===== design.v =====
module AHBDCD(
  input wire [31:0] HADDR,
  output wire HSEL_S0,
  output wire HSEL_S1,
  output wire HSEL_S2,
  output wire HSEL_S3,
  output wire HSEL_S4,
  output wire HSEL_S5,
  output wire HSEL_S6,
  output wire HSEL_S7,
  output wire HSEL_S8,
  output wire HSEL_S9,
  output wire HSEL_NOMAP,
  output reg [3:0] MUX_SEL
    );
reg [15:0] dec;
assign HSEL_S0 = dec[0];    
assign HSEL_S1 = dec[1];    
assign HSEL_S2 = dec[2];    
assign HSEL_S3 = dec[3];    
assign HSEL_S4 = dec[4];    
assign HSEL_S5 = dec[5];    
assign HSEL_S6 = dec[6];    
assign HSEL_S7 = dec[7];    
assign HSEL_S8 = dec[8];    
assign HSEL_S9 = dec[9];    
assign HSEL_NOMAP = dec[15];  
always@*
begin
  case(HADDR[31:24])
    8'h00: 						 
      begin
        dec = 16'b0000_0000_00000001;
        MUX_SEL = 4'b0000;
      end
    8'h50: 						 
      begin
        dec = 16'b0000_0000_0000_0010;
        MUX_SEL = 4'b0001;
      end
    8'h51: 						 
      begin
        dec =16'b0000_0000_0000_0100;
        MUX_SEL = 4'b0010;
      end   
    8'h52:  					 
      begin
        dec = 16'b0000_0000_0000_1000;
        MUX_SEL = 4'b0011;
      end
    8'h53: 						 
      begin
        dec = 16'b0000_0000_0001_0000;
        MUX_SEL = 4'b0100;
      end
    8'h54:						 
      begin
        dec = 16'b0000_0000_0010_0000;
        MUX_SEL = 4'b0101;
      end
    8'h55:						 
      begin
        dec = 16'b0000_0000_0100_0000;
        MUX_SEL = 4'b0110;
      end
    8'h56:						 
      begin
        dec = 16'b0000_0000_1000_0000;
        MUX_SEL = 4'b0111;
      end
    8'h57: 						 
      begin
        dec = 16'b0000_0001_0000_0000;
        MUX_SEL = 4'b1000;
      end
    8'h58:						 
      begin
        dec = 16'b0000_0010_0000_0000;
        MUX_SEL = 4'b1001;
      end
    default:  
      begin
        dec = 16'b1000_0000_00000000;
        MUX_SEL = 4'b1111;
      end
  endcase
end
endmodule
module AHBMUX(
  input wire HCLK,
  input wire HRESETn,
  input wire [3:0] MUX_SEL,
  input wire [31:0] HRDATA_S0,		
  input wire [31:0] HRDATA_S1,
  input wire [31:0] HRDATA_S2,
  input wire [31:0] HRDATA_S3,
  input wire [31:0] HRDATA_S4,
  input wire [31:0] HRDATA_S5,
  input wire [31:0] HRDATA_S6,
  input wire [31:0] HRDATA_S7,
  input wire [31:0] HRDATA_S8,
  input wire [31:0] HRDATA_S9,
  input wire [31:0] HRDATA_NOMAP,
  input wire HREADYOUT_S0,
  input wire HREADYOUT_S1,
  input wire HREADYOUT_S2,
  input wire HREADYOUT_S3,
  input wire HREADYOUT_S4,
  input wire HREADYOUT_S5,
  input wire HREADYOUT_S6,
  input wire HREADYOUT_S7,
  input wire HREADYOUT_S8,
  input wire HREADYOUT_S9,
  input wire HREADYOUT_NOMAP,
  output reg HREADY,
  output reg [31:0] HRDATA
);
  reg [3:0] APHASE_MUX_SEL;			 
  always@ (posedge HCLK or negedge HRESETn)
  begin
    if(!HRESETn)
      APHASE_MUX_SEL <= 4'h0;
    else if(HREADY)						 
      APHASE_MUX_SEL <= MUX_SEL;
  end
  always@*
  begin
    case(APHASE_MUX_SEL)
      4'b0000: begin						 
        HRDATA = HRDATA_S0;
        HREADY = HREADYOUT_S0;
      end
      4'b0001: begin
        HRDATA = HRDATA_S1;
        HREADY = HREADYOUT_S1;
      end
      4'b0010: begin
        HRDATA = HRDATA_S2;
        HREADY = HREADYOUT_S2;
      end
      4'b0011: begin
        HRDATA = HRDATA_S3;
        HREADY = HREADYOUT_S3;
      end
      4'b0100: begin
        HRDATA = HRDATA_S4;
        HREADY = HREADYOUT_S4;
      end
      4'b0101: begin
        HRDATA = HRDATA_S5;
        HREADY = HREADYOUT_S5;
      end
      4'b0110: begin
        HRDATA = HRDATA_S6;
        HREADY = HREADYOUT_S6;
      end
      4'b0111: begin
        HRDATA = HRDATA_S7;
        HREADY = HREADYOUT_S7;
      end
      4'b1000: begin
        HRDATA = HRDATA_S8;
        HREADY = HREADYOUT_S8;
      end
      4'b1001: begin
        HRDATA = HRDATA_S9;
        HREADY = HREADYOUT_S9;
      end
      default: begin            
        HRDATA = HRDATA_NOMAP;
        HREADY = HREADYOUT_NOMAP;
      end
    endcase
  end
endmodule
module BAUDGEN
(
  input wire clk,
  input wire resetn,
  input wire write_enable,
  input wire [15:0] divisor,
  output wire baudtick
);
reg [21:0] count_reg;
wire [21:0] count_next;
reg [15:0] count_div;
always @ (posedge clk, negedge resetn)
  begin
    if(!resetn) begin
      count_reg <= 0;
      count_div <= 16'd162;
    end 
    else if (write_enable) begin
      count_div <= (divisor == 16'd326) ? {16'd326} :
                   (divisor == 16'd162) ? {16'd162} :
                   (divisor == 16'd81) ?  {16'd81} :
                   (divisor == 16'd54) ?  {16'd54} :
                   (divisor == 16'd27) ?  {16'd27} :
                                          {16'd162} ;
      count_reg  <= 0;
    end                                         
    else
      count_reg <= count_next;
end
assign count_next = ((count_reg == count_div) ? 0 : count_reg + 1'b1);
assign baudtick = ((count_reg == count_div) ? 1'b1 : 1'b0);
endmodule
module FIFO #(parameter DWIDTH=8, AWIDTH=1)
(
  input wire clk,
  input wire resetn,
  input wire rd,
  input wire wr,
  input wire [DWIDTH-1:0] w_data,
  output wire empty,
  output wire full,
  output wire [DWIDTH-1:0] r_data
);
  reg [DWIDTH-1:0] array_reg [2**AWIDTH-1:0];
  reg [AWIDTH-1:0] w_ptr_reg;
  reg [AWIDTH-1:0] w_ptr_next;
  reg [AWIDTH-1:0] w_ptr_succ;
  reg [AWIDTH-1:0] r_ptr_reg;
  reg [AWIDTH-1:0] r_ptr_next;
  reg [AWIDTH-1:0] r_ptr_succ;
  reg full_reg;
  reg empty_reg;
  reg full_next;
  reg empty_next;
  wire w_en;
  always @ (posedge clk)
    if(w_en)
    begin
      array_reg[w_ptr_reg] <= w_data;
    end
  assign r_data = array_reg[r_ptr_reg];   
  assign w_en = wr & ~full_reg;           
  always @ (posedge clk, negedge resetn)
  begin
    if(!resetn)
      begin
        w_ptr_reg <= 0;
        r_ptr_reg <= 0;
        full_reg <= 1'b0;
        empty_reg <= 1'b1;
      end
    else
      begin
        w_ptr_reg <= w_ptr_next;
        r_ptr_reg <= r_ptr_next;
        full_reg <= full_next;
        empty_reg <= empty_next;
      end
  end
  always @*
  begin
    w_ptr_succ = w_ptr_reg + 1;
    r_ptr_succ = r_ptr_reg + 1;
    w_ptr_next = w_ptr_reg;
    r_ptr_next = r_ptr_reg;
    full_next = full_reg;
    empty_next = empty_reg;
    case({w_en,rd})
      2'b01:
        if(~empty_reg)
          begin
            r_ptr_next = r_ptr_succ;
            full_next = 1'b0;
            if (r_ptr_succ == w_ptr_reg)
              empty_next = 1'b1;
          end
      2'b10:
        if(~full_reg)
          begin
            w_ptr_next = w_ptr_succ;
            empty_next = 1'b0;
            if (w_ptr_succ == r_ptr_reg)
              full_next = 1'b1;
          end
      2'b11:
        begin
          w_ptr_next = w_ptr_succ;
          r_ptr_next = r_ptr_succ;
        end
    endcase
  end
  assign full = full_reg;
  assign empty = empty_reg;
endmodule
module UART_TX(
  input wire clk,
  input wire resetn,
  input wire tx_start,        
  input wire b_tick,           
  input wire [7:0] d_in,       
  input wire parity_en,
  input wire parity_odd,
  output reg tx_done,          
  output wire tx               
  );
  localparam [2:0] idle_st   = 3'b000;
  localparam [2:0] start_st  = 3'b001;
  localparam [2:0] data_st   = 3'b010;
  localparam [2:0] parity_st = 3'b011;
  localparam [2:0] stop_st   = 3'b100;
  reg [2:0] current_state;
  reg [2:0] next_state;
  reg [3:0] b_reg;           
  reg [3:0] b_next;
  reg [2:0] count_reg;       
  reg [2:0] count_next;
  reg [7:0] data_reg;        
  reg [7:0] data_next;
  reg tx_reg;                
  reg tx_next;
  reg parity_reg;
  reg parity_next;
  always @(posedge clk, negedge resetn)
  begin
    if(!resetn)
      begin
        current_state <= idle_st;
        b_reg <= 0;
        count_reg <= 0;
        data_reg <= 0;
        tx_reg <= 1'b1;
        parity_reg <= 1'b0;
      end
    else
      begin
        current_state <= next_state;
        b_reg <= b_next;
        count_reg <= count_next;
        data_reg <= data_next;
        tx_reg <= tx_next;
        parity_reg <= parity_next;
      end
  end
  always @*
  begin
    next_state = current_state;
    tx_done = 1'b0;
    b_next = b_reg;
    count_next = count_reg;
    data_next = data_reg;
    tx_next = tx_reg;
    parity_next = parity_reg;
    case(current_state)
      idle_st:
      begin
        tx_next = 1'b1;
        if(tx_start)
        begin
          next_state = start_st;
          b_next = 0;
          data_next = d_in;
          parity_next = parity_en ? (parity_odd ? ~(^d_in) : ^d_in) : 1'b0;
        end
      end
      start_st:  
      begin
        tx_next = 1'b0;
        if(b_tick)
          if(b_reg==15)
            begin
              next_state = data_st;
              b_next = 0;
              count_next = 0;
            end
          else
            b_next = b_reg + 1;
      end
      data_st:  
      begin
        tx_next = data_reg[0];
        if(b_tick)
          if(b_reg == 15)
            begin
              b_next = 0;
              data_next = data_reg >> 1;
              if(count_reg == 7)     
                next_state = parity_en ? parity_st : stop_st;
              else
                count_next = count_reg + 1;
            end
          else
            b_next = b_reg + 1;
      end
      parity_st:  
      begin
        tx_next = parity_reg;
        if(b_tick)
          if(b_reg == 15)
            begin
              next_state = stop_st;
              b_next = 0;
            end
          else
            b_next = b_reg + 1;
      end
      stop_st:  
      begin
        tx_next = 1'b1;
        if(b_tick)
          if(b_reg == 15)    
            begin
              next_state = idle_st;
              tx_done = 1'b1;
            end
          else
            b_next = b_reg + 1;
      end
    endcase
  end
  assign tx = tx_reg;
endmodule
module UART_RX(
  input wire clk,
  input wire resetn,
  input wire b_tick,         
  input wire rx,             
  input wire parity_en,
  input wire parity_odd,
  output reg parity_err,
  output reg rx_done,        
  output wire [7:0] dout     
  );
  localparam [2:0] idle_st   = 3'b000;
  localparam [2:0] start_st  = 3'b001;
  localparam [2:0] data_st   = 3'b010;
  localparam [2:0] parity_st = 3'b011;
  localparam [2:0] stop_st   = 3'b100;
  reg [2:0] current_state;
  reg [2:0] next_state;
  reg [3:0] b_reg;  
  reg [3:0] b_next;
  reg [2:0] count_reg;  
  reg [2:0] count_next;
  reg [7:0] data_reg;  
  reg [7:0] data_next;
  reg parity_err_next;
  always @ (posedge clk, negedge resetn)
  begin
    if(!resetn)
      begin
        current_state <= idle_st;
        b_reg <= 0;
        count_reg <= 0;
        data_reg <=0;
        parity_err <= 1'b0;
      end
    else
      begin
        current_state <= next_state;
        b_reg <= b_next;
        count_reg <= count_next;
        data_reg <= data_next;
        parity_err <= parity_err_next;
      end
  end
  always @*
  begin
    next_state = current_state;
    b_next = b_reg;
    count_next = count_reg;
    data_next = data_reg;
    rx_done = 1'b0;
    parity_err_next = parity_err;
    case(current_state)
      idle_st:
        if(~rx)
          begin
            next_state = start_st;
            b_next = 0;
          end
      start_st:
        if(b_tick)
          if(b_reg == 7)
            begin
              next_state = data_st;
              b_next = 0;
              count_next = 0;
            end
          else
            b_next = b_reg + 1'b1;
      data_st:
        if(b_tick)
          if(b_reg == 15)
            begin
              b_next = 0;
              data_next = {rx, data_reg [7:1]};
              if(count_next == 7)  
                next_state = parity_en ? parity_st : stop_st;
              else
                count_next = count_reg + 1'b1;
            end
          else
            b_next = b_reg + 1;
      parity_st:
        if (b_tick)
          if (b_reg == 15)
            begin
              b_next = 0;
              if (parity_odd)
              begin
                if (rx == ^data_reg)  
                  parity_err_next = 1'b1;
                else
                  parity_err_next = 1'b0;
              end 
              else
              begin
                if (rx == ^data_reg)
                  parity_err_next = 1'b0;
                else
                  parity_err_next = 1'b1;
              end
              next_state = stop_st;
            end 
          else 
            b_next = b_reg + 1;
      stop_st:
        if(b_tick)
          if(b_reg == 15)  
            begin
              next_state = idle_st;
              rx_done = 1'b1;
            end
          else
           b_next = b_reg + 1;
    endcase
  end
  assign dout = data_reg;
endmodule
module AHBUART(
  input wire         HCLK,
  input wire         HRESETn,
  input wire  [31:0] HADDR,
  input wire  [1:0]  HTRANS,
  input wire  [31:0] HWDATA,
  input wire         HWRITE,
  input wire         HREADY,
  output wire        HREADYOUT,
  output wire [31:0] HRDATA,
  input wire         HSEL,
  input wire         RsRx,   
  output wire        RsTx,   
  output wire uart_irq   
);
  localparam DATA_ADDR = 8'h00;
  localparam BAUD_ADDR = 8'h04;
  localparam PARITY_ADDR = 8'h08;
  localparam STATUS_ADDR = 8'h0C;
  wire [7:0] uart_wdata;  
  wire [7:0] uart_rdata;
  wire uart_wr;
  wire uart_rd;
  wire [7:0] tx_data;
  wire [7:0] rx_data;
  wire [7:0] status;
  wire tx_full;
  wire tx_empty;
  wire rx_full;
  wire rx_empty;
  wire tx_done;
  wire rx_done;
  wire b_tick;
  reg [1:0] last_HTRANS;
  reg [31:0] last_HADDR;
  reg last_HWRITE;
  reg last_HSEL;
  reg [15:0] BAUD_DIVISOR;
  reg w_baudgen;
  reg [7:0] PARITY_REGISTER;
  wire uart_parity_err;
  always@ (posedge HCLK)
  begin
    if(HREADY)
    begin
      last_HTRANS <= HTRANS;
      last_HWRITE <= HWRITE;
      last_HSEL <= HSEL;
      last_HADDR <= HADDR;
    end
  end
  assign HREADYOUT = ~tx_full;
  assign uart_wr = last_HTRANS[1] & last_HWRITE & last_HSEL & (last_HADDR[7:0]==8'h00);
  assign uart_rd = last_HTRANS[1] & ~last_HWRITE & last_HSEL & (last_HADDR[7:0]==8'h00);
  always @(posedge HCLK, negedge HRESETn)
  begin
    if(!HRESETn)
      begin
        BAUD_DIVISOR <= 16'd326;  
        PARITY_REGISTER <= 16'd0;
        w_baudgen <= 1'b0;
      end
    else if(last_HTRANS[1] & last_HWRITE & last_HSEL &  last_HADDR[7:0] == BAUD_ADDR & HREADYOUT)
      begin
        BAUD_DIVISOR <= HWDATA[15:0];
        w_baudgen <= 1'b1;
      end
    else if(last_HTRANS[1] & last_HWRITE & last_HSEL &  last_HADDR[7:0] == PARITY_ADDR)
      begin
        PARITY_REGISTER <= HWDATA[15:0];
      end
    else
      begin
        w_baudgen <= 1'b0;
      end
  end
  assign uart_wdata = HWDATA[7:0];
  assign HRDATA = (last_HADDR[7:0] == DATA_ADDR) ? {24'h000000, uart_rdata} :
                  (last_HADDR[7:0] == BAUD_ADDR) ? {16'h0000, BAUD_DIVISOR} :
                  (last_HADDR[7:0] == PARITY_ADDR) ? {16'h0000, PARITY_REGISTER} :
                  (last_HADDR[7:0] == STATUS_ADDR) ? {24'h000000, status} :
                  32'h00000000;
  assign status = {5'b00000, tx_full, rx_empty, uart_parity_err};  
  assign uart_irq = ~rx_empty; 
  BAUDGEN uBAUDGEN(
    .clk(HCLK),
    .resetn(HRESETn),
    .write_enable(w_baudgen),
    .divisor(BAUD_DIVISOR),
    .baudtick(b_tick)
  );
  FIFO  
   #(.DWIDTH(8), .AWIDTH(4))
	uFIFO_TX 
  (
    .clk(HCLK),
    .resetn(HRESETn),
    .rd(tx_done),
    .wr(uart_wr),
    .w_data(uart_wdata[7:0]),
    .empty(tx_empty),
    .full(tx_full),
    .r_data(tx_data[7:0])
  );
  FIFO 
   #(.DWIDTH(8), .AWIDTH(4))
	uFIFO_RX(
    .clk(HCLK),
    .resetn(HRESETn),
    .rd(uart_rd),
    .wr(rx_done),
    .w_data(rx_data[7:0]),
    .empty(rx_empty),
    .full(rx_full),
    .r_data(uart_rdata[7:0])
  );
  UART_RX uUART_RX(
    .clk(HCLK),
    .resetn(HRESETn),
    .b_tick(b_tick),
    .rx(RsRx),
    .parity_en(PARITY_REGISTER[1]),
    .parity_odd(PARITY_REGISTER[0]),
    .parity_err(uart_parity_err),
    .rx_done(rx_done),
    .dout(rx_data[7:0])
  );
  UART_TX uUART_TX(
    .clk(HCLK),
    .resetn(HRESETn),
    .tx_start(!tx_empty),
    .b_tick(b_tick),
    .d_in(tx_data[7:0]),
    .parity_en(PARITY_REGISTER[1]),
    .parity_odd(PARITY_REGISTER[0]),
    .tx_done(tx_done),
    .tx(RsTx)
  );
endmodule
module prescaler(
  input wire inclk,
  input wire resetn,
  output wire outclk
    );
reg [3:0] counter;
always @(posedge inclk, negedge resetn)
  if (!resetn)
    counter <= 4'b0000;
  else
    counter <= counter + 1'b1;
assign outclk = counter == 4'b1111;
endmodule
module AHBTIMER(
	input wire HCLK,
	input wire HRESETn,
  input wire [31:0] HADDR,
  input wire [31:0] HWDATA,
  input wire [1:0] HTRANS,
  input wire HWRITE,
  input wire HSEL,
  input wire HREADY,
  input wire capture_event,
  output wire [31:0] HRDATA,
	output wire HREADYOUT,
	output wire PWM_OUT,
  output reg timer_irq
);
  localparam [7:0] LDADDR = 8'h00;    
  localparam [7:0] VALADDR = 8'h04;   
  localparam [7:0] CTLADDR = 8'h08;   
  localparam [7:0] CLRADDR = 8'h0C;   
  localparam [7:0] CMPADDR = 8'h10;
  localparam [7:0] CAPTADDR = 8'h14; 
  localparam [2:0] FREE_RUN = 3'b000;
  localparam [2:0] PERIODIC = 3'b001;
  localparam [2:0] COMPARE  = 3'b010;
  localparam [2:0] PWM      = 3'b011;
  localparam [2:0] CAPTURE  = 3'b100;
  localparam st_idle = 1'b0;
  localparam st_count = 1'b1;
  reg current_state;
  reg next_state;
  reg [31:0] value_next;
  reg timer_irq_next;
  reg t_out_next;
  reg [31:0] cap_val_next;
  reg last_HWRITE;
  reg [31:0] last_HADDR;
  reg last_HSEL;
  reg [1:0] last_HTRANS;
  reg [4:0] control;
  reg [31:0] load;
  reg clear;
  reg [31:0] value;
  reg [31:0] cmp_val;
  reg [31:0] cap_val;
  reg t_out;
  wire enable;
  wire [2:0] mode;
  wire clk16;        
  wire timerclk;
  prescaler uprescaler16(
    .inclk(HCLK),
    .resetn(HRESETn),
    .outclk(clk16)
  );
  assign HREADYOUT = 1'b1;  
  always @(posedge HCLK)
    if(HREADY)
      begin
        last_HWRITE <= HWRITE;
        last_HSEL <= HSEL;
        last_HADDR <= HADDR;
        last_HTRANS <= HTRANS;
      end
  assign timerclk = ((control[4]) ? clk16 : 1'b1);   
  assign enable = control[0];
  assign mode = (control[3:1] == FREE_RUN) ? FREE_RUN :
                (control[3:1] == PERIODIC) ? PERIODIC :
                (control[3:1] == COMPARE)  ? COMPARE  :
                (control[3:1] == PWM)      ? PWM      :
                (control[3:1] == CAPTURE)  ? CAPTURE  :
                FREE_RUN;
  always @(posedge HCLK, negedge HRESETn)
    if(!HRESETn)
      control <= 5'b00000;
    else if(last_HWRITE & last_HSEL & last_HTRANS[1])
      if(last_HADDR[7:0] == CTLADDR)
        control <= HWDATA[4:0];
  always @(posedge HCLK, negedge HRESETn)
    if(!HRESETn)
      load <= 32'h0000_0000;
    else if(last_HWRITE & last_HSEL & last_HTRANS[1])
      if(last_HADDR[7:0] == LDADDR)
        load <= HWDATA;
  always @(posedge HCLK, negedge HRESETn)
    if(!HRESETn)
      cmp_val <= 32'h0000_0000;
    else if(last_HWRITE & last_HSEL & last_HTRANS[1])
      if(last_HADDR[7:0] == CMPADDR)
        cmp_val <= HWDATA;
  always @(posedge HCLK, negedge HRESETn)
    if(!HRESETn)
      clear <= 1'b0;
    else if(last_HWRITE & last_HSEL & last_HTRANS[1])
      if(last_HADDR[7:0] == CLRADDR)
        clear <= HWDATA[0];
  always @(posedge HCLK, negedge HRESETn)
    if(!HRESETn)
      timer_irq <= 1'b0;
    else
      timer_irq <= timer_irq_next;
  always @(posedge HCLK, negedge HRESETn)
    if(!HRESETn)
      begin
        current_state <= st_idle;
        value <= 32'h0000_0000;
        t_out <= 1'b1;
        cap_val <= 32'h0000_0000;
      end
    else
      begin
        value <= value_next;
        current_state <= next_state;
        t_out <= t_out_next;
        cap_val <= cap_val_next;
      end
  always @*
  begin
    next_state = current_state;
    value_next = value;
    t_out_next = t_out;
    cap_val_next = cap_val;
    timer_irq_next = (clear) ? 0 : timer_irq;
    case(current_state)
      st_idle:
        if(enable && timerclk)
            begin
              value_next = load;
              next_state = st_count;
              t_out_next = 1'b1;
            end
      st_count:
        if(enable && timerclk)
        begin
          case(mode)
            FREE_RUN: begin
                        if (value == 32'h0000_0000)
                          begin
                            timer_irq_next = 1;
                          end
                        value_next = value - 1;
                      end
            PERIODIC: begin
                        if (value == 32'h0000_0000)
                          begin
                            timer_irq_next = 1;
                            value_next = load;
                          end
                        else
                          value_next = value - 1;
                      end
            COMPARE: begin
                        if (value == cmp_val)
                          begin
                            timer_irq_next = 1;
                            value_next = load;
                          end
                        else
                          value_next = value - 1;
                      end
            PWM: begin
                   if (value == cmp_val)
                     begin
                       timer_irq_next = 1;
                       t_out_next = 1'b0;
                       value_next = value - 1;
                     end
                    else if (value == 32'h0000_0000)
                      begin
                        timer_irq_next = 1;
                        t_out_next = 1'b1;
                        value_next = load;
                      end
                   else
                     value_next = value - 1;
                 end
            CAPTURE: begin
                 if(capture_event)
                   begin
                     cap_val_next = value;
                     timer_irq_next = 1;
                   end
                   value_next = value - 1;
                end
            default: begin
                       value_next = value - 1;
                     end
          endcase
        end
    endcase
  end
  assign HRDATA = (last_HADDR[7:0] == LDADDR) ? load :
                  (last_HADDR[7:0] == VALADDR) ? value :
                  (last_HADDR[7:0] == CTLADDR) ? control :
                  (last_HADDR[7:0] == CMPADDR) ? cmp_val :
                  (last_HADDR[7:0] == CAPTADDR) ? cap_val :
                   32'h0000_0000;
  assign PWM_OUT = t_out;
endmodule
module AHBGPIO(
  input wire HCLK,
  input wire HRESETn,
  input wire [31:0] HADDR,
  input wire [1:0] HTRANS,
  input wire [31:0] HWDATA,
  input wire HWRITE,
  input wire HSEL,
  input wire HREADY,
  input wire [15:0] GPIOIN,
  output wire HREADYOUT,
  output wire [31:0] HRDATA,
  output wire [15:0] GPIOOUT,
  output wire gpio_irq   
  );
  localparam [7:0] gpio_data_addr = 8'h00;
  localparam [7:0] gpio_dir_addr  = 8'h04;
  localparam [7:0] gpio_mask_addr = 8'h08;
  reg [15:0] gpio_dataout;
  reg [15:0] gpio_datain;
  reg [15:0] gpio_dir;
  reg [15:0] gpio_data_next;
  reg [15:0] gpio_mask;
  reg [31:0] last_HADDR;
  reg [1:0] last_HTRANS;
  reg last_HWRITE;
  reg last_HSEL;
  integer i;
  assign HREADYOUT = 1'b1;
  always @(posedge HCLK)
  begin
    if(HREADY)
    begin
      last_HADDR <= HADDR;
      last_HTRANS <= HTRANS;
      last_HWRITE <= HWRITE;
      last_HSEL <= HSEL;
    end
  end
  always @(posedge HCLK, negedge HRESETn)
  begin
    if(!HRESETn)
    begin
      gpio_mask <= 16'h0000;
    end
    else if ((last_HADDR[7:0] == gpio_mask_addr) & last_HSEL & last_HWRITE & last_HTRANS[1])
      gpio_mask <= HWDATA[15:0];
  end
  always @(posedge HCLK, negedge HRESETn)
  begin
    if(!HRESETn)
    begin
      gpio_dir <= 16'h0000;
    end
    else if ((last_HADDR[7:0] == gpio_dir_addr) & last_HSEL & last_HWRITE & last_HTRANS[1])
      gpio_dir <= HWDATA[15:0];
  end
  always @(posedge HCLK, negedge HRESETn)
  begin
    if(!HRESETn)
    begin
      gpio_dataout <= 16'h0000;
    end
    else if ((last_HADDR[7:0] == gpio_data_addr) & last_HSEL & last_HWRITE & last_HTRANS[1])
      gpio_dataout <= ((gpio_dataout & ~(gpio_mask & gpio_dir)) | (HWDATA[15:0] & (gpio_mask & gpio_dir)));
  end
  always @(posedge HCLK, negedge HRESETn)
  begin
    if (!HRESETn)
      gpio_datain <= 16'h0000;
    else begin
      for(i=0; i<16; i=i+1)
      begin
        if(gpio_dir[i] == 1'b1)
          gpio_datain[i] <= gpio_dataout[i];
        else
          gpio_datain[i] <= GPIOIN[i];
      end
    end
  end  
  reg [15:0] prev_GPIOIN;
  reg        gpio_irq_reg;
  always @(posedge HCLK, negedge HRESETn)
  begin
    if (!HRESETn) begin
      prev_GPIOIN  <= 16'h0000;
      gpio_irq_reg <= 1'b0;
    end
    else begin
      if ((GPIOIN & ~gpio_dir) != (prev_GPIOIN & ~gpio_dir))
        gpio_irq_reg <= 1'b1;
      else
        gpio_irq_reg <= 1'b0;
      prev_GPIOIN <= GPIOIN;
    end
  end
  assign gpio_irq = gpio_irq_reg;
  assign HRDATA[31:16] = 16'h0000;
  assign HRDATA[15:0] = gpio_datain;  
  assign GPIOOUT = gpio_dataout;
endmodule
module AHB7SEGDEC(
  input wire HCLK,
  input wire HRESETn,
  input wire [31:0] HADDR,
  input wire [31:0] HWDATA,
  input wire [1:0] HTRANS,
  input wire HWRITE,
  input wire HSEL,
  input wire HREADY,
  output [31:0] HRDATA,
  output HREADYOUT,
  output [6:0] seg,
  output [3:0] an,
  output dp
  );
  localparam [7:0] DIGIT1_ADDR = 4'h0;
  localparam [7:0] DIGIT2_ADDR = 4'h4;
  localparam [7:0] DIGIT3_ADDR = 4'h8;
  localparam [7:0] DIGIT4_ADDR = 4'hC;
  localparam [7:0] DISP_ADDR = 8'h10;
  reg last_HWRITE;
  reg [31:0] last_HADDR;
  reg last_HSEL;
  reg [1:0] last_HTRANS;
  reg [7:0] DIGIT1;
  reg [7:0] DIGIT2;
  reg [7:0] DIGIT3; 
  reg [7:0] DIGIT4;
  reg DISP;
  assign HREADYOUT = 1'b1;  
  always @(posedge HCLK)
    if(HREADY)
      begin
        last_HWRITE <= HWRITE;
        last_HSEL <= HSEL;
        last_HADDR <= HADDR;
        last_HTRANS <= HTRANS;
      end
  always @(posedge HCLK, negedge HRESETn)
  begin
    if(!HRESETn)
	 begin
      DIGIT1 <= 7'b0_0101;
		DIGIT2 <= 7'b0_1110;
		DIGIT3 <= 7'b0_0000;
		DIGIT4 <= 7'b0_0001;
        DISP <= 1'b0;
	 end
    else if(last_HWRITE & last_HSEL & last_HTRANS[1])
	 begin
		if(last_HADDR[7:0] == DIGIT1_ADDR)
        	DIGIT1 <= HWDATA[7:0];
		else if(last_HADDR[7:0] == DIGIT2_ADDR)
			DIGIT2 <= HWDATA[7:0];
		else if(last_HADDR[7:0] == DIGIT3_ADDR)
			DIGIT3 <= HWDATA[7:0];
		else if(last_HADDR[7:0] == DIGIT4_ADDR)
			DIGIT4 <= HWDATA[7:0];
    else if(last_HADDR[7:0] == DISP_ADDR)
			DISP <= HWDATA[7:0];
	  end
	end
  assign HRDATA = (last_HADDR[7:0] == DIGIT1_ADDR) ? {24'h000_0000,DIGIT1} :
                  (last_HADDR[7:0] == DIGIT2_ADDR) ? {24'h000_0000,DIGIT2} :
                  (last_HADDR[7:0] == DIGIT3_ADDR) ? {24'h000_0000,DIGIT3} :
                  (last_HADDR[7:0] == DIGIT4_ADDR) ? {24'h000_0000,DIGIT4} :
                  (last_HADDR[7:0] == DISP_ADDR)   ? {31'h000_0000,DISP}   :
                   32'h0000_0000;
  reg [31:0] counter;
  reg [3:0] ring;
  wire [7:0] code;
  wire [6:0] seg_out;
  assign seg = ~seg_out;
  assign an = ~ring;
  always @(posedge HCLK or negedge HRESETn)
  begin
	if(!HRESETn)
		counter <= 32'h0000_0000;
	else
		counter <= counter + 1'b1;
  end
  always @(posedge HCLK or negedge HRESETn)
  begin
	if(!HRESETn)
		ring <= 4'b0001;
	else if (counter[15:0] == 16'h7FFF)
		ring <= {ring[2:0],ring[3]};
  end
  assign code =
	(ring == 4'b0001) ? DIGIT1[7:0] :
	(ring == 4'b0010) ? DIGIT2[7:0] :
	(ring == 4'b0100) ? DIGIT3[7:0] :
	(ring == 4'b1000) ? DIGIT4[7:0] :
		4'b1110;
	assign dp = ~code[7];
parameter A      = 7'b0000001;
parameter B      = 7'b0000010;
parameter C      = 7'b0000100;
parameter D      = 7'b0001000;
parameter E      = 7'b0010000;
parameter F      = 7'b0100000;
parameter G      = 7'b1000000;
wire [6:0] hex_decoded;
assign hex_decoded =
    (code[6:0] == 7'h0) ? (A|B|C|D|E|F) :
    (code[6:0] == 7'h1) ? (B|C) :
    (code[6:0] == 7'h2) ? (A|B|G|E|D) :
    (code[6:0] == 7'h3) ? (A|B|C|D|G) :
    (code[6:0] == 7'h4) ? (F|B|G|C) :
    (code[6:0] == 7'h5) ? (A|F|G|C|D) : 
    (code[6:0] == 7'h6) ? (A|F|G|C|D|E) :
    (code[6:0] == 7'h7) ? (A|B|C) :
    (code[6:0] == 7'h8) ? (A|B|C|D|E|F|G) :
    (code[6:0] == 7'h9) ? (A|B|C|D|F|G) :
    (code[6:0] == 7'ha) ? (A|F|B|G|E|C) :
    (code[6:0] == 7'hb) ? (F|G|C|D|E) :
    (code[6:0] == 7'hc) ? (A|F|E|D) :
    (code[6:0] == 7'hd) ? (B|C|D|E|G) :
    (code[6:0] == 7'he) ? (A|F|G|E|D) :
    (code[6:0] == 7'hf) ? (A|F|G|E) : 7'b000_0000;
wire [6:0] decimal_decoded;
assign decimal_decoded =
    (code[6:0] == 7'h0) ? (A|B|C|D|E|F) :
    (code[6:0] == 7'h1) ? (B|C) :
    (code[6:0] == 7'h2) ? (A|B|G|E|D) :
    (code[6:0] == 7'h3) ? (A|B|C|D|G) :
    (code[6:0] == 7'h4) ? (F|B|G|C) :
    (code[6:0] == 7'h5) ? (A|F|G|C|D) :
    (code[6:0] == 7'h6) ? (A|F|G|C|D|E) :
    (code[6:0] == 7'h7) ? (A|B|C) :
    (code[6:0] == 7'h8) ? (A|B|C|D|E|F|G) :
    (code[6:0] == 7'h9) ? (A|B|C|D|F|G) :
    7'b000_0000;    
assign seg_out = (DISP) ? decimal_decoded : hex_decoded;
endmodule
module AHBPERIPH(
  input  wire        HCLK,
  input  wire        HRESETn,
  input  wire [31:0] HADDR,
  input  wire [1:0]  HTRANS,
  input  wire        HWRITE,
  input  wire [31:0] HWDATA,
  output wire [31:0] HRDATA,
  output wire        HREADY,
  input  wire        RsRx,
  output wire        RsTx,
  input  wire        capture_event,
  output wire        PWM_OUT,
  input  wire [15:0] GPIOIN,
  output wire [15:0] GPIOOUT,
  output wire [6:0]  seg,
  output wire        dp,
  output wire [3:0]  an,
  output wire        uart_irq,
  output wire        timer_irq,
  output wire        gpio_irq
);
  wire [3:0]  mux_sel;
  wire        hsel_uart, hsel_timer, hsel_gpio, hsel_7seg;
  wire [31:0] hrdata_uart, hrdata_timer, hrdata_gpio, hrdata_7seg;
  wire        hready_uart, hready_timer, hready_gpio, hready_7seg;
  AHBDCD uAHBDCD (
    .HADDR(HADDR),
    .HSEL_S0(),
    .HSEL_S1(),
    .HSEL_S2(hsel_uart),
    .HSEL_S3(hsel_timer),
    .HSEL_S4(hsel_gpio),
    .HSEL_S5(hsel_7seg),
    .HSEL_S6(),
    .HSEL_S7(),
    .HSEL_S8(),
    .HSEL_S9(),
    .HSEL_NOMAP(),
    .MUX_SEL(mux_sel)
  );
  AHBMUX uAHBMUX (
    .HCLK(HCLK),
    .HRESETn(HRESETn),
    .MUX_SEL(mux_sel),
    .HRDATA_S0(32'h0000_0000),
    .HRDATA_S1(32'h0000_0000),
    .HRDATA_S2(hrdata_uart),
    .HRDATA_S3(hrdata_timer),
    .HRDATA_S4(hrdata_gpio),
    .HRDATA_S5(hrdata_7seg),
    .HRDATA_S6(32'h0000_0000),
    .HRDATA_S7(32'h0000_0000),
    .HRDATA_S8(32'h0000_0000),
    .HRDATA_S9(32'h0000_0000),
    .HRDATA_NOMAP(32'hDEADBEEF),
    .HREADYOUT_S0(1'b1),
    .HREADYOUT_S1(1'b1),
    .HREADYOUT_S2(hready_uart),
    .HREADYOUT_S3(hready_timer),
    .HREADYOUT_S4(hready_gpio),
    .HREADYOUT_S5(hready_7seg),
    .HREADYOUT_S6(1'b1),
    .HREADYOUT_S7(1'b1),
    .HREADYOUT_S8(1'b1),
    .HREADYOUT_S9(1'b1),
    .HREADYOUT_NOMAP(1'b1),
    .HRDATA(HRDATA),
    .HREADY(HREADY)
  );
  AHBUART uAHBUART (
    .HCLK(HCLK),
    .HRESETn(HRESETn),
    .HADDR(HADDR),
    .HTRANS(HTRANS),
    .HWDATA(HWDATA),
    .HWRITE(HWRITE),
    .HREADY(HREADY),
    .HREADYOUT(hready_uart),
    .HRDATA(hrdata_uart),
    .HSEL(hsel_uart),
    .RsRx(RsRx),
    .RsTx(RsTx),
    .uart_irq(uart_irq)
  );
  AHB7SEGDEC uAHB7SEGDEC (
    .HCLK(HCLK),
    .HRESETn(HRESETn),
    .HADDR(HADDR),
    .HTRANS(HTRANS),
    .HWDATA(HWDATA),
    .HWRITE(HWRITE),
    .HREADY(HREADY),
    .HREADYOUT(hready_7seg),
    .HRDATA(hrdata_7seg),
    .HSEL(hsel_7seg),
    .seg(seg),
    .an(an),
    .dp(dp)
  );
  AHBTIMER uAHBTIMER (
    .HCLK(HCLK),
    .HRESETn(HRESETn),
    .HADDR(HADDR),
    .HTRANS(HTRANS),
    .HWDATA(HWDATA),
    .HWRITE(HWRITE),
    .HREADY(HREADY),
    .HREADYOUT(hready_timer),
    .HRDATA(hrdata_timer),
    .PWM_OUT(PWM_OUT),
    .HSEL(hsel_timer),
    .capture_event(capture_event),
    .timer_irq(timer_irq)
  );
  AHBGPIO uAHBGPIO (
    .HCLK(HCLK),
    .HRESETn(HRESETn),
    .HADDR(HADDR),
    .HWRITE(HWRITE),
    .HWDATA(HWDATA),
    .HTRANS(HTRANS),
    .HSEL(hsel_gpio),
    .HREADY(HREADY),
    .GPIOIN(GPIOIN),
    .HREADYOUT(hready_gpio),
    .HRDATA(hrdata_gpio),
    .GPIOOUT(GPIOOUT),
    .gpio_irq(gpio_irq)
  );
endmodule

===== run.sh =====
#!/bin/bash
# the make line also repeats each setting of config.mk as NAME=value (left out here)
make -C /OpenROAD-flow-scripts/flow DESIGN_CONFIG=/design/flow/config.mk WORK_HOME=/design/flow/orfs CLKGATE_MAP_FILE= finish

===== config.mk =====
export PLATFORM = sky130hd
export DESIGN_NAME = AHBPERIPH
export DESIGN_NICKNAME = AHBPERIPH
export VERILOG_FILES = /design/flow/design.v
export SDC_FILE = /design/flow/constraint.sdc
export NUM_CORES = 4
export LEC_CHECK = 0
export CAP_MARGIN = 20
export CELL_PAD_IN_SITES_DETAIL_PLACEMENT = 1
export CORE_MARGIN = 2
export CORE_UTILIZATION = 40
export HOLD_SLACK_MARGIN = 0.26
export MIN_ROUTING_LAYER = met2
export SETUP_SLACK_MARGIN = 1.38
export SLEW_MARGIN = 20
export TNS_END_PERCENT = 85

===== constraint.sdc =====
create_clock -name core_clock -period 10.0 [get_ports {HCLK}]
set_input_delay 2.0000 -clock core_clock [delete_from_list [all_inputs] [get_ports {HCLK}]]
set_output_delay 2.0000 -clock core_clock [all_outputs]
set_load 0.01 [all_outputs]

==> reports/metrics.csv, run 1 <==
stage,metric,value,unit
outcome,run_status,timing/DRC/antenna clean,
worst_setup_path,path_max_fanout,24,
grt,antenna_found_initial,0,
pwr,p_sw_frac,0.246,
worst_setup_path,path_cells,"nor4_1, nand2_1, nand2_1, a221o_1, a21oi_1, o22ai_1, a211oi_1, o21ai_0, clkdlybuf4s50_1",
pwr,p_clk_frac,0.446,
layout,syn_to_final_growth,16.2,%
worst_setup_path,path_depth,9,
clock_tree,hold_buffers,0,
sta,min_period,7850,ps
logic_synthesis,ys_sh_xor,0.0400,
grt,grt_usage,0.335,
logic_synthesis,ys_ff,675,
logic_synthesis,common_cells,"384 x dfrtp_1, 270 x edfxtp_1, 224 x mux2_2",
logic_synthesis,synth_top_cell_by_count,dfrtp_1,
logic_synthesis,synthFlopType,dfrtp_1,
clock_tree,cts_tree,done,
pwr,seq-power,3.15,mW
worst_setup_path,rrSetupSlack,5050,ps
logic_synthesis,yosys-stat-area,30400,um^2
pwr,power_frac_seq,0.486,
pwr,internal_power,4.88,mW
worst_setup_path,cp-endpoint,HRDATA[1],
detailed_routing,drt_iter0_drc,4583,
sta,final.setup.tns,0,ps
grt,grt_pass1_wl,135000,um
detailed_routing,wl_per_cell,25.6,um
detailed_routing,highest_layer,met5,
clock_tree,cts_setup_buffers,0,
logic_synthesis,ys_types,72,
min_path,hp-start,uAHBTIMER.uprescaler16.counter[0],
sta,rsz0062_at_grt,no,
floorplan,fp-utilization,0.402,
logic_synthesis,synth.largest_area_cell,dfrtp_1,
detailed_routing,wl_met3,35700,um
clock_tree,cts_max_level,3,
clock_tree,root_buffer,clkbuf_16,
worst_setup_path,crit_path_frequent_cell,nand2_1,
logic_synthesis,ys_cells,2299,
pwr,power.share.combinational,0.068,
job,cap_violations,0,
logic_synthesis,simple_gate_area_frac,0.0880,
pwr,power_density,183,nW/um^2
layout,n_fill_cell,7605,
pwr,peakVddDrop,0.148,mV
worst_setup_path,timing.rr.start,uAHB7SEGDEC.last_HADDR[2],
detailed_routing,vias_per_cell,7.84,
pwr,top_power_group,registers,
grt,grt_max_degree,127,
placement,portBuffers,135,
sta,fin_skew,34.5,ps
sta,tightest_slew,1100,ps
clock_tree,clk_latency,650,ps
logic_synthesis,synth_area_per_cell,13.2,um^2
logic_synthesis,synth.area.top_cells,"dfrtp_1 32%, edfxtp_1 27%, mux2_2 8.3%",
detailed_routing,num_vias,27135,
worst_setup_path,setup.worst_path.class,register to output port,
logic_synthesis,syn_area,30400,um^2
worst_setup_path,cpPeakStageDelay,950,ps
sta,fmax,127,MHz
logic_synthesis,synth_nets,2407,
worst_setup_path,cp.arrival,5850,ps
worst_setup_path,worstPathRequired,8000,ps
pwr,p_sw,1.59,mW
clock_tree,post_cts_resize_count,0,
detailed_routing,drc_errors,0,
worst_setup_path,ff2ff_path_depth,5,
floorplan,pin_count,153,
detailed_routing,drt-met1-wl,0,um
floorplan,core_area,75600,um^2
clock_tree,cts.path.max_buffers,3,
grt,globalRouteOverflowTotal,0,
layout,final_cell_area,35300,um^2
logic_synthesis,synth_seq_share,0.601,
clock_tree,cts_sinks,675,
worst_setup_path,crit_family,simple AND/OR/NAND/NOR gates,
logic_synthesis,synth.top_cell.area_share,0.316,
floorplan,die_y,280,um
floorplan,core.rowCount,101,
worst_setup_path,cp-end-kind,output port,
logic_synthesis,synth.area.mux_share,0.150,
worst_setup_path,cp-start-kind,register,
clock_tree,clk_pin_slew,60,ps
sta,period_used_share,0.785,
job,tool_warnings,53,
logic_synthesis,enable_flop_cells,270,
worst_setup_path,cp-startpoint,uAHB7SEGDEC.last_HADDR[2],
pwr,cellLeakagePower,13.3,nW
logic_synthesis,synthAdderAreaFrac,0.00864,
worst_setup_path,crit_slowest_cell,nand2_1,
sta,finalMaxSlewViolations,0,
min_path,min_to,uAHBTIMER.uprescaler16.counter[0],
pwr,powerClk,2.89,mW
logic_synthesis,netlist_instances,2299,
floorplan,chipArea,78300,um^2
logic_synthesis,ys_warn_count,11,
clock_tree,cts_buffers,75,
floorplan,die_w,280,um
detailed_routing,drt_wl_total,88600,um
sta,max_slew_margin,0.266,
worst_setup_path,worst-path-buf-inv,1,
placement,gp_congestion,0.911,
pwr,combinationalPower,0.439,mW
logic_synthesis,aoi_share,0.0878,
sta,hold_viol,0,
worst_setup_path,rr_endpoint,uAHBUART.uFIFO_TX.array_reg[4][1],
min_path,min_path_type,register to register,
sta,setup_violations,0,
detailed_routing,wl_met2,46100,um
detailed_routing,dr.pass1.iters,12,
logic_synthesis,async_reset_ff_frac,0.600,
logic_synthesis,top_logic_kind,multiplexers,
placement,hpwl,56400,um
detailed_routing,ant_nets,0,
min_path,min_path_cells,1,
grt,grt_pass1_vias,31959,
placement,dpl-instance-area,32800,um^2
layout,fin_nets,2528,
final cells by class:
| type | instances | area (um^2) | area share |
|---|---|---|---|
| sequential | 675 | 18300 | 0.517 |
| inverter | 58 | 218 | 0.00616 |
| timing repair buffer | 177 | 1680 | 0.0476 |
| multi-input combinational | 1433 | 11400 | 0.323 |
| tap | 978 | 1220 | 0.0346 |
| clock buffer | 103 | 2140 | 0.0605 |
| antenna | 3 | 7.51 | 0.000212 |
| clock inverter | 35 | 384 | 0.0109 |
stage by stage:
stage | worst slack (ps) | hold WS, ps | utilization | total power [mW] | instances
3_3_place_gp | 3570 | 435 | 0.434 | 3.59 | 3321
6_report | 2150 | 463 | 0.468 | 6.47 | 3462
4_1_cts | 2630 | 460 | 0.467 | 6.46 | 3459
5_1_grt | 2070 | 483 | 0.467 | 6.66 | 3459
2_1_floorplan | 5550 | 422 | - | 3.39 | 2299
3_5_place_dp | 3320 | 449 | 0.434 | 3.62 | 3321
metal layers:
layer | track usage | up-vias
met2 | 0.410 | 8192
met1 | - | 9416
met5 | 0.115 | -
met3 | 0.428 | 738
li1 | - | 8763
met4 | 0.0695 | 26
==> inputs of run 2 (changes only) <==
- CAP_MARGIN: 20 -> 15
- CELL_PAD_IN_SITES_DETAIL_PLACEMENT: 1 -> not set
- CORE_UTILIZATION: 40 -> 72
- CTS_CLUSTER_DIAMETER: not set -> 28
- CTS_CLUSTER_SIZE: not set -> 36
- HOLD_SLACK_MARGIN: 0.26 -> -0.1
- MIN_ROUTING_LAYER: met2 -> not set
- SETUP_SLACK_MARGIN: 1.38 -> 1.21
- TNS_END_PERCENT: 85 -> not set
- clock period: 10.0 -> 4.06 ns (I/O delays scaled with it)
==> reports/metrics.csv, run 2 <==
stage,metric,value,unit
logic_synthesis,synth.largest_area_cell,dfrtp_1,
placement,hpwl,50600,um
floorplan,core_area,41900,um^2
logic_synthesis,aoi_share,0.0878,
logic_synthesis,common_cells,"384 x dfrtp_1, 270 x edfxtp_1, 224 x mux2_2",
outcome,stop_error,[ERROR GRT-0232] Routing congestion too high. Check the congestion heatmap in the GUI.,
logic_synthesis,synth.area.mux_share,0.150,
logic_synthesis,ys_types,72,
placement,portBuffers,135,
logic_synthesis,synth.top_cell.area_share,0.316,
logic_synthesis,synth.area.top_cells,"dfrtp_1 32%, edfxtp_1 27%, mux2_2 8.3%",
outcome,run_status,stopped before the end,
placement,gp_congestion,0.924,
logic_synthesis,yosys-stat-area,30400,um^2
logic_synthesis,synthFlopType,dfrtp_1,
logic_synthesis,synth_seq_share,0.601,
floorplan,pin_count,153,
clock_tree,root_buffer,clkbuf_16,
grt,grt_usage,1.02,
logic_synthesis,ys_ff,675,
clock_tree,cts_buffers,139,
floorplan,die_w,210,um
floorplan,fp-utilization,0.727,
logic_synthesis,async_reset_ff_frac,0.600,
floorplan,die_y,210,um
logic_synthesis,enable_flop_cells,270,
clock_tree,cts_max_level,4,
logic_synthesis,netlist_instances,2299,
logic_synthesis,synth_nets,2407,
logic_synthesis,ys_sh_xor,0.0400,
grt,globalRouteOverflowTotal,3488,
outcome,failed_stage,5_1_grt,
logic_synthesis,simple_gate_area_frac,0.0880,
logic_synthesis,ys_cells,2299,
placement,dp_slack,285,ps
floorplan,chipArea,43900,um^2
logic_synthesis,syn_area,30400,um^2
floorplan,core.rowCount,75,
clock_tree,cts_sinks,675,
logic_synthesis,synth_top_cell_by_count,dfrtp_1,
clock_tree,hold_buffers,0,
logic_synthesis,synthAdderAreaFrac,0.00864,
logic_synthesis,synth_area_per_cell,13.2,um^2
logic_synthesis,ys_warn_count,11,
logic_synthesis,top_logic_kind,multiplexers,
clock_tree,cts.path.max_buffers,3,
[run 2: what timing repair did]
item | 4_1_cts
resized | 407
cloned | 7
pin swaps | 75
setup endpoints to repair | 344
endpoints found under the hold margin | 0
buffers inserted | 98
[run 2: routing by layer]
layer,overflow,GRT usage
met1,94,0.924
met2,2413,1.26
met3,96,0.824
met4,860,1.14
met5,25,0.566
[run 2: stage by stage]
stage	instance area, um^2	utilization	power [mW]	instances
floorplan	30500	-	8.35	2299
global placement	32600	0.780	8.80	2911
detailed placement	32600	0.780	8.87	2911
CTS	39300	0.939	20.7	3272
==> inputs of run 3 (changes only) <==
- ABC_AREA: not set -> 1
- CAP_MARGIN: 15 -> 20
- CTS_CLUSTER_DIAMETER: 28 -> 229
- CTS_CLUSTER_SIZE: 36 -> 15
- HOLD_SLACK_MARGIN: -0.1 -> -0.08
- MAX_ROUTING_LAYER: not set -> met4
- PLACE_DENSITY_LB_ADDON: not set -> 0.03
- SETUP_SLACK_MARGIN: 1.21 -> -0.2
- TNS_END_PERCENT: not set -> 40
- clock period: 4.06 -> 6.8 ns (I/O delays scaled with it)
==> reports/metrics.csv, run 3 <==
stage,metric,value,unit
placement,dpl-instance-area,35800,um^2
placement,dp.cells,4634,
placement,portBuffers,135,
outcome,run_status,timing/DRC/antenna clean,
job,cap_violations,0,
layout,final_cell_area,37300,um^2
clock_tree,clk_latency,640,ps
floorplan,core_area,46700,um^2
layout,syn_to_final_growth,9.56,%
pwr,p_sw,1.71,mW
logic_synthesis,yosys-stat-area,34100,um^2
layout,post-route-util,0.800,
logic_synthesis,enable_flop_cells,270,
sta,period_used_share,0.819,
logic_synthesis,synth_area_per_cell,8.45,um^2
worst_setup_path,timing.rr.start,uAHBUART.uBAUDGEN.count_reg[17],
floorplan,die_y,221,um
min_path,min_path_type,register to register,
logic_synthesis,synth_seq_share,0.536,
logic_synthesis,synth_top_cell_by_count,nand2_1,
logic_synthesis,synth.area.top_cells,"dfrtp_1 28%, edfxtp_1 24%, nand2_1 12%",
grt,globalRouteOverflowTotal,0,
logic_synthesis,syn_area,34100,um^2
sta,setup_violations,0,
worst_setup_path,worst-path-buf-inv,2,
worst_setup_path,ff2ff_path_depth,9,
detailed_routing,ant_nets,0,
layout,finalNonFillerCells,4731,
worst_setup_path,path_max_fanout,20,
job,tool_warnings,54,
clock_tree,cts.path.max_buffers,3,
pwr,p_clk_frac,0.381,
worst_setup_path,crit_family,buffers and inverters,
pwr,combinationalPower,0.322,mW
logic_synthesis,top_logic_kind,simple AND/OR/NAND/NOR gates,
pwr,power_density,202,nW/um^2
logic_synthesis,aoi_share,0.131,
sta,tightest_slew,1110,ps
worst_setup_path,cpPeakStageDelay,930,ps
logic_synthesis,synth_nets,4138,
clock_tree,post_cts_resize_count,0,
clock_tree,cts_max_level,2,
sta,fmax,180,MHz
detailed_routing,drt_iter0_drc,3818,
floorplan,pin_count,153,
grt,grt_pass1_vias,27621,
sta,fin_skew,27.3,ps
logic_synthesis,common_cells,"1,119 x nand2_1, 440 x inv_1, 390 x o21ai_0",
clock_tree,cts_sinks,675,
floorplan,die_w,221,um
logic_synthesis,synthFlopType,dfrtp_1,
sta,hold_viol,0,
worst_setup_path,rrSetupSlack,3200,ps
layout,regArea,18300,um^2
logic_synthesis,simple_gate_area_frac,0.222,
pwr,power_frac_seq,0.576,
placement,gp_congestion,1.04,
worst_setup_path,path_cells,"or2_1, nor3_1, nand2_1, inv_1, nand2_1, a31oi_1, nor2_1, o31ai_1, clkdlybuf4s50_1",
sta,final.setup.tns,0,ps
logic_synthesis,ys_sh_xor,0.0298,
detailed_routing,drc_errors,0,
logic_synthesis,synthAdderAreaFrac,0.00771,
pwr,p_sw_frac,0.227,
grt,grt_pass1_wl,152000,um
floorplan,chipArea,49100,um^2
logic_synthesis,ys_types,61,
logic_synthesis,netlist_instances,4030,
layout,fin_nets,4188,
floorplan,fp-utilization,0.730,
placement,hpwl,66100,um
detailed_routing,dr.pass1.iters,17,
clock_tree,cts_tree,done,
floorplan,core.rowCount,79,
clock_tree,hold_buffers,0,
worst_setup_path,rr_endpoint,uAHBUART.uFIFO_RX.array_reg[6][2],
grt,antenna_found_initial,2,
logic_synthesis,ys_cells,4030,
pwr,top_power_group,registers,
worst_setup_path,cp-endpoint,HRDATA[3],
worst_setup_path,cp-start-kind,register,
min_path,hp-start,uAHBTIMER.uprescaler16.counter[0],
layout,n_fill_cell,3176,
worst_setup_path,worstPathRequired,5440,ps
logic_synthesis,ys_warn_count,11,
worst_setup_path,cp-startpoint,uAHB7SEGDEC.last_HADDR[1],
pwr,seq-power,4.33,mW
layout,comb_area,13400,um^2
logic_synthesis,ys_ff,675,
min_path,min_to,uAHBTIMER.uprescaler16.counter[0],
logic_synthesis,synth.area.mux_share,0.000294,
detailed_routing,vias_per_cell,6.20,
clock_tree,clk_pin_slew,70,ps
pwr,powerClk,2.87,mW
worst_setup_path,crit_slowest_cell,inv_1,
logic_synthesis,synth.largest_area_cell,dfrtp_1,
worst_setup_path,cp.arrival,4210,ps
sta,max_slew_margin,0.261,
sta,finalMaxSlewViolations,0,
worst_setup_path,cp-end-kind,output port,
detailed_routing,num_vias,29309,
pwr,cellLeakagePower,17.1,nW
grt,grt_max_degree,182,
worst_setup_path,setup.worst_path.class,register to output port,
logic_synthesis,async_reset_ff_frac,0.600,
worst_setup_path,crit_path_frequent_cell,nand2_1,
pwr,internal_power,5.81,mW
logic_synthesis,synth.top_cell.area_share,0.282,
sta,rsz0062_at_grt,no,
clock_tree,root_buffer,clkbuf_16,
grt,grt_usage,0.411,
clock_tree,cts_buffers,50,
pwr,peakVddDrop,0.200,mV
worst_setup_path,path_depth,9,
detailed_routing,drt_wl_total,97600,um
clock_tree,cts_setup_buffers,0,
min_path,min_path_cells,1,
pwr,power.share.combinational,0.043,
detailed_routing,wl_per_cell,20.6,um
sta,min_period,5570,ps
-- run 3: area by class of cell --
class,instances,area share
flip-flops and latches,675,0.490
well taps,607,0.0204
repair buffers,174,0.0456
multi-input cells,2709,0.358
diodes,2,0.000134
inverters,470,0.0473
clock inverters,2,0.000771
clock buffers,92,0.0383
-- run 3: per-stage QoR --
step                power (mW)  hold WS (ps)  setup WS, ps
detailed placement        4.73           440          2030
global placement          4.72           440          2120
global route              7.72           481          1140
floorplan                 4.54           422          3490
finish                    7.52           447          1230
CTS                       7.52           450          1350
-- run 3: layer usage --
layer  up-vias  wire length (um)  track usage  part of all wire
met5         -                 0            -                 0
met4         0              5270        0.198             0.054
met3       372             10700       0.0853              0.11
met2      1801             44900        0.631              0.46
met1     13649             36700        0.529              0.38
li1      13487                 -            -                 -
==> inputs of run 4 (changes only) <==
- CORE_UTILIZATION: 72 -> 70
- CTS_CLUSTER_SIZE: 15 -> not set
- HOLD_SLACK_MARGIN: -0.08 -> not set
- PLACE_DENSITY: not set -> 0.6
- PLACE_DENSITY_LB_ADDON: 0.03 -> not set
- SETUP_SLACK_MARGIN: -0.2 -> not set
- TNS_END_PERCENT: 40 -> not set
==> reports/metrics.csv, run 4 <==
stage,metric,value,unit
outcome,run_status,timing/DRC/antenna clean,
grt,grt_pass1_wl,160000,um
logic_synthesis,async_reset_ff_frac,0.600,
grt,grt_pass1_vias,29673,
sta,rsz0062_at_grt,no,
detailed_routing,vias_per_cell,6.42,
worst_setup_path,cp-endpoint,HRDATA[1],
floorplan,pin_count,153,
worst_setup_path,ff2ff_path_depth,9,
sta,max_slew_margin,0.288,
logic_synthesis,synth_seq_share,0.536,
logic_synthesis,top_logic_kind,simple AND/OR/NAND/NOR gates,
worst_setup_path,rr_endpoint,uAHBUART.uFIFO_RX.array_reg[5][3],
logic_synthesis,synth_top_cell_by_count,nand2_1,
pwr,cellLeakagePower,17.4,nW
worst_setup_path,worstPathRequired,5440,ps
logic_synthesis,synthAdderAreaFrac,0.00771,
worst_setup_path,timing.rr.start,uAHBUART.uBAUDGEN.count_reg[17],
clock_tree,root_buffer,clkbuf_16,
sta,hold_ws,453,ps
sta,fin_skew,24.6,ps
detailed_routing,drc_errors,0,
logic_synthesis,ys_warn_count,11,
min_path,min_path_type,register to register,
logic_synthesis,aoi_share,0.131,
worst_setup_path,path_depth,7,
placement,dp_slack,1930,ps
grt,grt_max_degree,197,
clock_tree,cts_buffers,69,
logic_synthesis,synth.top_cell.area_share,0.282,
pwr,power_frac_seq,0.513,
clock_tree,clk_pin_slew,70,ps
grt,use_met2,0.653,
pwr,top_power_group,registers,
clock_tree,cts.path.max_buffers,3,
logic_synthesis,synth_area_per_cell,8.45,um^2
sta,period_used_share,0.851,
grt,met3_usage,0.0742,
pwr,power.share.combinational,0.038,
detailed_routing,dr.pass1.iters,7,
floorplan,die_w,225,um
grt,grt_usage,0.426,
layout,finalNonFillerCells,4771,
detailed_routing,drt_iter0_drc,4462,
pwr,internal_power,6.52,mW
logic_synthesis,synth_nets,4138,
sta,setup_violations,0,
grt,use_met1,0.548,
detailed_routing,wl_per_cell,21.7,um
logic_synthesis,syn_area,34100,um^2
placement,portBuffers,135,
pwr,seq-power,4.34,mW
clock_tree,post_cts_resize_count,0,
sta,min_period,5780,ps
placement,gp_congestion,1.01,
worst_setup_path,setup.worst_path.class,register to output port,
grt,antenna_found_initial,4,
pwr,peakVddDrop,0.232,mV
worst_setup_path,cp-startpoint,uAHBUART.uFIFO_RX.r_ptr_reg[0],
floorplan,fp-utilization,0.712,
logic_synthesis,synth.area.top_cells,"dfrtp_1 28%, edfxtp_1 24%, nand2_1 12%",
sta,hold_viol,0,
worst_setup_path,rrSetupSlack,3100,ps
clock_tree,cts_tree,done,
logic_synthesis,common_cells,"1,119 x nand2_1, 440 x inv_1, 390 x o21ai_0",
worst_setup_path,cp-end-kind,output port,
pwr,p_sw,1.93,mW
min_path,hp-start,uAHBTIMER.uprescaler16.counter[0],
pwr,combinationalPower,0.325,mW
logic_synthesis,simple_gate_area_frac,0.222,
worst_setup_path,crit_slowest_cell,o311ai_0,
logic_synthesis,yosys-stat-area,34100,um^2
pwr,power_density,222,nW/um^2
detailed_routing,num_vias,30632,
job,cap_violations,0,
detailed_routing,drt_wl_total,104000,um
pwr,p_sw_frac,0.228,
worst_setup_path,cp.arrival,4420,ps
logic_synthesis,synth.largest_area_cell,dfrtp_1,
grt,globalRouteOverflowTotal,0,
sta,final.setup.tns,0,ps
worst_setup_path,crit_family,AND-OR/OR-AND gates,
logic_synthesis,ys_sh_xor,0.0298,
layout,n_fill_cell,3073,
logic_synthesis,synthFlopType,dfrtp_1,
clock_tree,cts_setup_buffers,0,
clock_tree,hold_buffers,0,
grt,busiest_layer,met2,
logic_synthesis,ys_cells,4030,
layout,syn_to_final_growth,11.9,%
job,tool_warnings,60,
pwr,total_power,8.46,mW
clock_tree,cts_sinks,675,
sta,fmax,173,MHz
sta,fin_ws,1020,ps
worst_setup_path,path_max_fanout,65,
floorplan,core.rowCount,80,
clock_tree,cts_max_level,3,
logic_synthesis,ys_ff,675,
placement,hpwl,69600,um
worst_setup_path,path_cells,"inv_1, buf_4, a21oi_1, o311ai_0, a21oi_1, o21ai_0, clkdlybuf4s50_1",
worst_setup_path,crit_path_frequent_cell,a21oi_1,
detailed_routing,ant_nets,0,
sta,finalMaxSlewViolations,0,
worst_setup_path,cpPeakStageDelay,800,ps
floorplan,die_y,225,um
logic_synthesis,ys_types,61,
floorplan,chipArea,50400,um^2
logic_synthesis,enable_flop_cells,270,
pwr,p_clk_frac,0.448,
logic_synthesis,synth.area.mux_share,0.000294,
placement,dp.cells,4638,
worst_setup_path,cp-start-kind,register,
pwr,powerClk,3.79,mW
logic_synthesis,netlist_instances,4030,
sta,tightest_slew,1070,ps
floorplan,core_area,47800,um^2
clock_tree,clk_latency,630,ps
worst_setup_path,worst-path-buf-inv,3,
min_path,min_path_cells,1,
layout,fin_nets,4203,
min_path,min_to,uAHBTIMER.uprescaler16.counter[0],
run 4: area by class of cell:
type / count / area, um^2 / area share
Tap cell: 615 / 769 / 0.0202
Multi-Input combinational cell: 2709 / 13300 / 0.350
Clock buffer: 95 / 1940 / 0.0508
Sequential cell: 675 / 18300 / 0.479
Antenna cell: 6 / 15.0 / 0.000394
Inverter: 470 / 1760 / 0.0463
Timing Repair Buffer: 170 / 1720 / 0.0450
Clock inverter: 31 / 294 / 0.00772
run 4: routing by layer:
layer / routed length [um] / part of all wire
met2: 48000 / 0.46
met3: 11700 / 0.11
met4: 5610 / 0.054
met1: 38400 / 0.37
met5: 0 / 0
run 4: through the flow:
| step | utilization | cell area (um^2) |
|---|---|---|
| floorplan | - | 34100 |
| CTS | 0.795 | 38100 |
| global route | 0.796 | 38100 |
| finish | 0.797 | 38100 |
| detailed placement | 0.749 | 35800 |
| global placement | 0.747 | 35800 |
==> inputs of run 5 (changes only) <==
- ABC_AREA: 1 -> not set
- CORE_ASPECT_RATIO: not set -> 1.03
- CTS_CLUSTER_DIAMETER: 229 -> 303
- CTS_CLUSTER_SIZE: not set -> 15
- HOLD_SLACK_MARGIN: not set -> 0.17
- PLACE_DENSITY: 0.6 -> not set
- SETUP_SLACK_MARGIN: not set -> 1.02
- TNS_END_PERCENT: not set -> 35
- clock period: 6.8 -> 4.06 ns (I/O delays scaled with it)
==> reports/metrics.csv, run 5 <==
stage,metric,value,unit
logic_synthesis,ys_warn_count,11,
sta,fin_ws,203,ps
clock_tree,cts.path.max_buffers,3,
min_path,min_path_type,primary input to async pin,
placement,portBuffers,135,
worst_setup_path,path_depth,8,
logic_synthesis,synth.area.mux_share,0.150,
clock_tree,root_buffer,clkbuf_16,
grt,grt_pass1_vias,21483,
outcome,run_status,timing/DRC/antenna clean,
worst_setup_path,crit_slowest_cell,mux4_2,
logic_synthesis,async_reset_ff_frac,0.600,
floorplan,fp-utilization,0.709,
sta,period_used_share,0.950,
clock_tree,cts_tree,done,
layout,finalNonFillerCells,3130,
worst_setup_path,cp-end-kind,output port,
pwr,peakVddDrop,0.379,mV
worst_setup_path,ff2ff_path_depth,8,
worst_setup_path,rrSetupSlack,800,ps
detailed_routing,drc_errors,0,
sta,hold_ws,251,ps
logic_synthesis,synth_area_per_cell,13.2,um^2
worst_setup_path,path_cells,"buf_6, buf_12, mux4_2, mux4_2, nor2_1, nor3_1, a211o_1, buf_2",
detailed_routing,drt_iter0_drc,2849,
grt,grt_max_degree,108,
floorplan,pin_count,153,
logic_synthesis,synth.area.top_cells,"dfrtp_1 32%, edfxtp_1 27%, mux2_2 8.3%",
pwr,internal_power,10.2,mW
sta,fin_skew,34.6,ps
grt,antenna_found_initial,2,
logic_synthesis,ys_types,72,
worst_setup_path,worst-path-buf-inv,3,
sta,tightest_slew,1150,ps
clock_tree,cts_max_level,2,
grt,grt_pass1_wl,127000,um
pwr,p_sw,3.36,mW
worst_setup_path,rr_endpoint,uAHBUART.uUART_TX.parity_reg,
worst_setup_path,cp-start-kind,register,
clock_tree,clk_pin_slew,70,ps
clock_tree,cts_buffers,50,
logic_synthesis,synth.top_cell.area_share,0.316,
floorplan,core_area,42900,um^2
layout,fin_nets,2645,
pwr,power_density,378,nW/um^2
logic_synthesis,synth_nets,2407,
sta,final.setup.tns,0,ps
pwr,power.share.combinational,0.081,
logic_synthesis,top_logic_kind,multiplexers,
grt,grt_usage,0.382,
pwr,combinationalPower,1.11,mW
sta,fmax,259,MHz
worst_setup_path,cp-startpoint,uAHBUART.uFIFO_RX.r_ptr_reg[0],
pwr,p_sw_frac,0.247,
detailed_routing,drt_wl_total,85600,um
worst_setup_path,cp.arrival,3050,ps
pwr,p_clk_frac,0.347,
floorplan,die_w,209,um
placement,dp_slack,302,ps
sta,finalMaxSlewViolations,0,
placement,dpl-instance-area,32500,um^2
worst_setup_path,cpPeakStageDelay,570,ps
pwr,power_frac_seq,0.571,
clock_tree,cts_sinks,675,
logic_synthesis,synthFlopType,dfrtp_1,
logic_synthesis,netlist_instances,2299,
logic_synthesis,ys_ff,675,
floorplan,die_y,216,um
layout,post-route-util,0.839,
sta,hold_viol,0,
logic_synthesis,simple_gate_area_frac,0.0880,
placement,dp.cells,2920,
layout,final_cell_area,36000,um^2
logic_synthesis,synth.largest_area_cell,dfrtp_1,
logic_synthesis,syn_area,30400,um^2
logic_synthesis,common_cells,"384 x dfrtp_1, 270 x edfxtp_1, 224 x mux2_2",
floorplan,chipArea,45100,um^2
clock_tree,clk_latency,640,ps
floorplan,core.rowCount,77,
placement,gp_congestion,0.963,
pwr,total_power,13.6,mW
job,cap_violations,0,
worst_setup_path,worstPathRequired,3250,ps
worst_setup_path,timing.rr.start,uAHBUART.uFIFO_TX.r_ptr_reg[1],
sta,rsz0062_at_grt,yes,
logic_synthesis,enable_flop_cells,270,
pwr,top_power_group,registers,
pwr,seq-power,7.76,mW
sta,min_period,3860,ps
logic_synthesis,synth_seq_share,0.601,
worst_setup_path,crit_path_frequent_cell,mux4_2,
sta,max_slew_margin,0.232,
logic_synthesis,ys_sh_xor,0.0400,
clock_tree,hold_buffers,0,
logic_synthesis,ys_cells,2299,
job,tool_warnings,57,
logic_synthesis,synthAdderAreaFrac,0.00864,
worst_setup_path,crit_family,multiplexers,
detailed_routing,vias_per_cell,6.97,
worst_setup_path,cp-endpoint,HRDATA[4],
detailed_routing,wl_per_cell,27.4,um
logic_synthesis,synth_top_cell_by_count,dfrtp_1,
pwr,powerClk,4.72,mW
detailed_routing,dr.pass1.iters,6,
worst_setup_path,setup.worst_path.class,register to output port,
logic_synthesis,aoi_share,0.0878,
placement,hpwl,50400,um
worst_setup_path,path_max_fanout,5,
pwr,cellLeakagePower,13.7,nW
detailed_routing,num_vias,21818,
logic_synthesis,yosys-stat-area,30400,um^2
sta,setup_violations,0,
layout,syn_to_final_growth,18.3,%
detailed_routing,ant_nets,0,
grt,globalRouteOverflowTotal,0,
[run 5: metal layers]
metal / GRT usage / wire, um
met1: 0.527 / 31900
met2: 0.599 / 41300
met3: 0.0471 / 8450
met4: 0.136 / 3980
met5: - / 0
[run 5: final cells by class]
cell class                 count  area, um^2
clock buffer                  87        1390
timing repair buffer         319        3120
clock inverter                 3        33.8
sequential                   675       18300
antenna                        2        5.00
multi-input combinational   1433       12200
tap                          553         692
fill                        2175        6900
inverter                      58         220
[run 5: repair_timing]
item / 4_1_cts / 5_1_grt
pin swaps: 78 / 45
buffers inserted: 80 / 30
endpoints found under the hold margin: 0 / 0
cloned: 7 / 1
gates resized: 379 / 89
setup endpoints to repair: 310 / 332
Power figures rest on the tool's default switching activity, not on a simulated workload.
